==> inputs of 06-24 <==
==> flow/design.v <==
module ResonantLowPassFilter(
    input clk,
    input signed [15:0] audio_in,
    input signed [15:0] cutoff,
    input signed [15:0] resonance,
    input signed [15:0] gain,
    input reset_n,
    output reg signed [15:0] filtered_audio
);
    parameter [15:0] MAX_POS_VALUE = 16'h7FFF;
    parameter [15:0] MIN_NEG_VALUE = -16'h8000;
    reg signed [15:0] state;
    reg signed [15:0] feedback;
    reg signed [15:0] output_reg;
    reg signed [15:0] alpha;
    reg signed [15:0] beta;
    reg signed [15:0] gamma;
    wire signed [31:0] fb_prod  = $signed(state) * $signed(beta);
    wire signed [31:0] out_prod = $signed(state) * $signed(alpha);
    wire signed [16:0] fb_full  = fb_prod >>> 15;
    wire signed [16:0] out_full = out_prod >>> 15;
    wire signed [16:0] st_full  = $signed(audio_in) - $signed(feedback);
    wire signed [16:0] fa_full  = $signed(output_reg) + ($signed(gamma) >>> 1);
    function signed [15:0] sat17;
        input signed [16:0] v;
        begin
            if (v > $signed({MAX_POS_VALUE[15], MAX_POS_VALUE}))
                sat17 = $signed(MAX_POS_VALUE);
            else if (v < $signed({MIN_NEG_VALUE[15], MIN_NEG_VALUE}))
                sat17 = $signed(MIN_NEG_VALUE);
            else
                sat17 = v[15:0];
        end
    endfunction
    always @(posedge clk or negedge reset_n) begin
        if (!reset_n) begin
            state <= $signed(16'h0000);
            feedback <= $signed(16'h0000);
            output_reg <= $signed(16'h0000);
            alpha <= $signed(16'h0000);
            beta <= $signed(16'h0000);
            gamma <= $signed(16'h0000);
            filtered_audio <= $signed(16'h0000);
        end else begin
            alpha <= $signed(cutoff);
            beta <= $signed(resonance);
            gamma <= $signed(gain);
            feedback <= sat17(fb_full);
            state <= sat17(st_full);
            output_reg <= sat17(out_full);
            filtered_audio <= sat17(fa_full);  
        end
    end
endmodule
==> flow/run.sh <==
#!/bin/bash
# the make line also repeats each setting of config.mk as NAME=value (left out here)
make -C /OpenROAD-flow-scripts/flow DESIGN_CONFIG=/design/flow/config.mk WORK_HOME=/design/flow/orfs CLKGATE_MAP_FILE= finish
==> flow/config.mk <==
export PLATFORM = sky130hd
export DESIGN_NAME = ResonantLowPassFilter
export DESIGN_NICKNAME = ResonantLowPassFilter
export VERILOG_FILES = /design/flow/design.v
export SDC_FILE = /design/flow/constraint.sdc
export NUM_CORES = 4
export LEC_CHECK = 0
export ABC_AREA = 1
export CAP_MARGIN = 20
export CORE_MARGIN = 2
export CORE_UTILIZATION = 65
export CTS_CLUSTER_DIAMETER = 356
export CTS_CLUSTER_SIZE = 99
export PLACE_DENSITY = 0.42
export SLEW_MARGIN = 20
export TNS_END_PERCENT = 10
==> flow/constraint.sdc <==
create_clock -name core_clock -period 5.14 [get_ports {clk}]
set_input_delay 1.0280 -clock core_clock [delete_from_list [all_inputs] [get_ports {clk}]]
set_output_delay 1.0280 -clock core_clock [all_outputs]
set_load 0.01 [all_outputs]
==> inputs of 11-21, as changes to 06-24 <==
ABC_AREA = not set   (was 1)
CORE_UTILIZATION = 59   (was 65)
CTS_CLUSTER_DIAMETER = 218   (was 356)
CTS_CLUSTER_SIZE = 100   (was 99)
PLACE_DENSITY = not set   (was 0.42)
TNS_END_PERCENT = 5   (was 10)
==> flow/constraint.sdc (replaced) <==
create_clock -name core_clock -period 7.0 [get_ports {clk}]
set_input_delay 1.4000 -clock core_clock [delete_from_list [all_inputs] [get_ports {clk}]]
set_output_delay 1.4000 -clock core_clock [all_outputs]
set_load 0.01 [all_outputs]
==> notes <==
In 11-21 the synthesized cell count is lower than in 06-24, by about 27%. 11-21 ran to the end with no violations. 06-24 finished but fails on setup timing. Of 11-21 and 06-24, 06-24 has the higher via count (gap 27%, measured against 06-24). In 06-24 the non-clock buffer count is higher than in 11-21, by 259. Clock skew: 06-24 is higher than 11-21 (0.0033 ns). Between 06-24 and 11-21, the lower worst setup slack is in 06-24 (gap 1.0 ns). Of 06-24 and 11-21, 06-24 has the higher cell area (gap about 21%, measured against 11-21). In 11-21 the fmax is lower than in 06-24, by 13%.

---

==> branch juniper <==
// ResonantLowPassFilter: RTL as listed in full above, without the edits since
export LEC_CHECK = 0
export ABC_AREA = 1
export CAP_MARGIN = 20
export CELL_PAD_IN_SITES_DETAIL_PLACEMENT = 2
export CELL_PAD_IN_SITES_GLOBAL_PLACEMENT = 0
export CORE_MARGIN = 10
export CORE_UTILIZATION = 34
export CTS_CLUSTER_SIZE = 51
export GPL_ROUTABILITY_DRIVEN = 1
export MIN_ROUTING_LAYER = met2
export PLACE_DENSITY_LB_ADDON = 0.02
export SLEW_MARGIN = 20
export TNS_END_PERCENT = 90
create_clock -name core_clock -period 7.0 [get_ports {clk}]
run.sh (not shown) runs the stock make flow with config.mk's settings and CLKGATE_MAP_FILE=.
==> branch pepper (differences from branch juniper) <==
==> flow/config.mk (replaced) <==
export PLATFORM = sky130hd
export DESIGN_NAME = ResonantLowPassFilter
export DESIGN_NICKNAME = ResonantLowPassFilter
export VERILOG_FILES = /design/flow/design.v
export SDC_FILE = /design/flow/constraint.sdc
export NUM_CORES = 4
export LEC_CHECK = 0
export CAP_MARGIN = 20
export CORE_MARGIN = 2
export CORE_UTILIZATION = 44
export CTS_CLUSTER_DIAMETER = 218
export CTS_CLUSTER_SIZE = 100
export PLACE_DENSITY = 0.89
export SLEW_MARGIN = 20
export TNS_END_PERCENT = 5
==> comparison table <==
metric	branch pepper	branch juniper
Outcome	complete, no violations	complete, no violations
Area share of the leading cell type in the synthesized netlist	0.445	0.403
Highest fanout seen on the critical path	19	15
Post-detailed-routing wire length	51.0 mm	88.7 mm
Non-Clock Buffer Area Fraction	0.0499	0.0492
Clock Skew	12.5 ps	24.0 ps
RR Endpoint	feedback[10]$_DFF_PN0_	feedback[11]$_DFF_PN0_
CP arrival	6970 ps	6890 ps
All-layer global routing usage	0.195	0.315
Avg Inst Size Synth	9.64 sq um	7.75 sq um
Chip Footprint	0.0554 sq mm	0.0880 sq mm
Worst reg-to-reg path cell count	21	22
R2R setup slack	340 ps	440 ps
Placer congestion estimate	0.883	0.915
